// processor
module processor(clk,reset,instr,PC,opcode,rd_index,rs_index,rt_index,shamt,constant,address,rd_value,rs_value,rt_value,low_out,high_out,SR);
Size in the first run: roughly 3700 cells after synthesis, about 300 flip-flops, ~150 I/O pins, roughly 28000 um^2 of cells after synthesis.
==> flow/config.mk <==
export PLATFORM = sky130hd
export DESIGN_NAME = processor
export DESIGN_NICKNAME = processor
export VERILOG_FILES = /design/flow/design.v
export SDC_FILE = /design/flow/constraint.sdc
export NUM_CORES = 4
export LEC_CHECK = 0
export ABC_AREA = 1
export CAP_MARGIN = 10
export CELL_PAD_IN_SITES_DETAIL_PLACEMENT = 2
export CELL_PAD_IN_SITES_GLOBAL_PLACEMENT = 0
export CORE_MARGIN = 3
export CORE_UTILIZATION = 60
export GPL_ROUTABILITY_DRIVEN = 0
export GPL_TIMING_DRIVEN = 0
export MAX_ROUTING_LAYER = met4
export MIN_ROUTING_LAYER = met1
export PLACE_DENSITY_LB_ADDON = 0.17
export SETUP_SLACK_MARGIN = 3.2
export SLEW_MARGIN = 25
export TNS_END_PERCENT = 10
==> flow/constraint.sdc <==
create_clock -name core_clock -period 11.7 [get_ports {clk}]
set_input_delay 2.3400 -clock core_clock [delete_from_list [all_inputs] [get_ports {clk}]]
set_output_delay 2.3400 -clock core_clock [all_outputs]
set_load 0.01 [all_outputs]
run.sh (not shown) runs the stock make flow with config.mk's settings and CLKGATE_MAP_FILE=.
The starting point stopped in 3_5_place_dp on DPL-0033.
Rerun with:
ABC_AREA = unset   (was 1)
CAP_MARGIN = 20   (was 10)
CELL_PAD_IN_SITES_DETAIL_PLACEMENT = unset   (was 2)
CELL_PAD_IN_SITES_GLOBAL_PLACEMENT = unset   (was 0)
CORE_MARGIN = 2   (was 3)
CORE_UTILIZATION = 65   (was 60)
GPL_ROUTABILITY_DRIVEN = unset   (was 0)
GPL_TIMING_DRIVEN = unset   (was 0)
MIN_ROUTING_LAYER = unset   (was met1)
PLACE_DENSITY_LB_ADDON = unset   (was 0.17)
SETUP_SLACK_MARGIN = 0.74   (was 3.2)
SLEW_MARGIN = 20   (was 25)
TNS_END_PERCENT = unset   (was 10)
clock period = 7.51 ns   (was 11.7 ns; I/O delays follow)
This time the run ran to the end with violations: setup timing.
Synthesized area went up by 2.4%.
Die area went down by 7.1%.
Synthesized cell count went down by 20%.
Rerun with:
CAP_MARGIN = 5   (was 20)
CELL_PAD_IN_SITES_DETAIL_PLACEMENT = 1   (was unset)
CELL_PAD_IN_SITES_GLOBAL_PLACEMENT = 0   (was unset)
CORE_UTILIZATION = 40   (was 65)
GPL_ROUTABILITY_DRIVEN = 0   (was unset)
MIN_ROUTING_LAYER = met2   (was unset)
SETUP_SLACK_MARGIN = unset   (was 0.74)
TNS_END_PERCENT = 75   (was unset)
clock period = 5.46 ns   (was 7.51 ns; I/O delays follow)
Now the flow aborted during 5_1_grt, error GRT-0116; synthesized area is unchanged; die size rose by well over a third; synthesized cell count does not change.


processor again, from the RTL that the note above started with.
Design processor, start of the top module:
module processor(clk,reset,instr,PC,opcode,rd_index,rs_index,rt_index,shamt,constant,address,rd_value,rs_value,rt_value,low_out,high_out,SR);
input clk,reset;
input [15:0] instr;							 
reg [7:0] pc;
output [7:0] PC;
output [3:0] opcode;
output [2:0] rd_index, rs_index, rt_index, shamt;
output [5:0] constant;
output [8:0] address;
output [15:0] rd_value,rs_value,rt_value,low_out,high_out,SR;
always @ (posedge clk,posedge reset)
begin
	if(reset==1)
		begin
		pc<=0;
		end
	else if (pc>14)								 
		begin
		pc <= 0;
		end
	else if(opcode>=12 && opcode<=14) 		 
		begin
		pc <= pc + address; 
		end
	else 
		begin
		pc <= pc + 1; 								 
		end
end
assign PC = pc;
wire [3:0] opcode;
wire [2:0] rd_index,rs_index,rt_index,shamt;
wire [5:0] constant;
wire [8:0] address;
control_unit cal1(instr,opcode,rd_index,rs_index,rt_index,shamt,constant,address);
  ...
Settings: LEC_CHECK=0, CAP_MARGIN=20, CORE_MARGIN=2, CORE_UTILIZATION=58, SLEW_MARGIN=20; clock period 4.68 ns.
The baseline ran to the end with violations: setup timing.
Next try:
- CORE_UTILIZATION: 58 -> 50
After rerunning: The changed run completed, yet does not pass: setup timing. Setup slack gets better by 0.47 ns. Sequential power decreases by about 2%. Final area increases by 3.2%. Die size increases by 16%. Clock power increases by about 2%. Utilization decreases by 9.1 points. Hold slack stays flat. Global-route usage decreases by 11 points.
Next try:
- CAP_MARGIN: 20 -> 10
- CELL_PAD_IN_SITES_DETAIL_PLACEMENT: unset -> 2
- CELL_PAD_IN_SITES_GLOBAL_PLACEMENT: unset -> 3
- CORE_MARGIN: 2 -> 3
- CORE_UTILIZATION: 50 -> 40
- GPL_ROUTABILITY_DRIVEN: unset -> 0
- GPL_TIMING_DRIVEN: unset -> 0
- MAX_ROUTING_LAYER: unset -> met4
- MIN_ROUTING_LAYER: unset -> met2
- PLACE_DENSITY_LB_ADDON: unset -> 0.17
- SETUP_SLACK_MARGIN: unset -> 3.2
- SLEW_MARGIN: 20 -> 10
- TNS_END_PERCENT: unset -> 10
- clock period: 4.68 -> 11.7 ns (I/O delays scaled with it)
Effect: With this change the flow died in global routing (5_1_grt); die size came out higher by 26%; synthesized area stays the same; synthesized cell count stays the same.
Next try:
- CAP_MARGIN: 10 -> 20
- CELL_PAD_IN_SITES_DETAIL_PLACEMENT: 2 -> unset
- CELL_PAD_IN_SITES_GLOBAL_PLACEMENT: 3 -> unset
- CORE_MARGIN: 3 -> 2
- CORE_UTILIZATION: 40 -> 46
- GPL_ROUTABILITY_DRIVEN: 0 -> unset
- GPL_TIMING_DRIVEN: 0 -> unset
- MAX_ROUTING_LAYER: met4 -> unset
- MIN_ROUTING_LAYER: met2 -> unset
- PLACE_DENSITY_LB_ADDON: 0.17 -> unset
- SETUP_SLACK_MARGIN: 3.2 -> unset
- SLEW_MARGIN: 10 -> 20
- TNS_END_PERCENT: 10 -> unset
- clock period: 11.7 -> 8.42 ns (I/O delays scaled with it)
The new run ran to the end with no violations.
Die area goes down by 14%.
Synthesized area is unchanged.
Synthesized cell count does not change.
Next try:
- ABC_AREA: unset -> 1
- CAP_MARGIN: 20 -> 5
- CELL_PAD_IN_SITES_DETAIL_PLACEMENT: unset -> 1
- CELL_PAD_IN_SITES_GLOBAL_PLACEMENT: unset -> 0
- CORE_ASPECT_RATIO: unset -> 1.45
- CORE_UTILIZATION: 46 -> 31
- GPL_ROUTABILITY_DRIVEN: unset -> 0
- GPL_TIMING_DRIVEN: unset -> 0
- HOLD_SLACK_MARGIN: unset -> 0.04
- MAX_ROUTING_LAYER: unset -> met4
- MIN_ROUTING_LAYER: unset -> met2
- PLACE_DENSITY: unset -> 0.63
- SETUP_SLACK_MARGIN: unset -> 1.01
- TNS_END_PERCENT: unset -> 75
- clock period: 8.42 -> 5.55 ns (I/O delays scaled with it)
Outcome: The changed run died in global routing (5_1_grt) on GRT-0116. Synthesized cell count went up by 25%. Synthesized area falls by 2.3%. Die area came out higher by 44%.
Next try:
- ABC_AREA: 1 -> unset
- CAP_MARGIN: 5 -> 20
- CELL_PAD_IN_SITES_DETAIL_PLACEMENT: 1 -> unset
- CELL_PAD_IN_SITES_GLOBAL_PLACEMENT: 0 -> unset
- CORE_ASPECT_RATIO: 1.45 -> unset
- CORE_UTILIZATION: 31 -> 58
- GPL_ROUTABILITY_DRIVEN: 0 -> unset
- GPL_TIMING_DRIVEN: 0 -> unset
- HOLD_SLACK_MARGIN: 0.04 -> unset
- MAX_ROUTING_LAYER: met4 -> unset
- MIN_ROUTING_LAYER: met2 -> unset
- PLACE_DENSITY: 0.63 -> unset
- SETUP_SLACK_MARGIN: 1.01 -> 1.23
- TNS_END_PERCENT: 75 -> unset
- clock period: 5.55 -> 4.79 ns (I/O delays scaled with it)
Result: With this change the flow produced a layout that fails on setup timing; area after synthesis increases by a few percent; die area decreases by well over a third; synthesized cell count decreases by about a fifth.
No activity file was given, so power comes from the tool's default toggle rates.
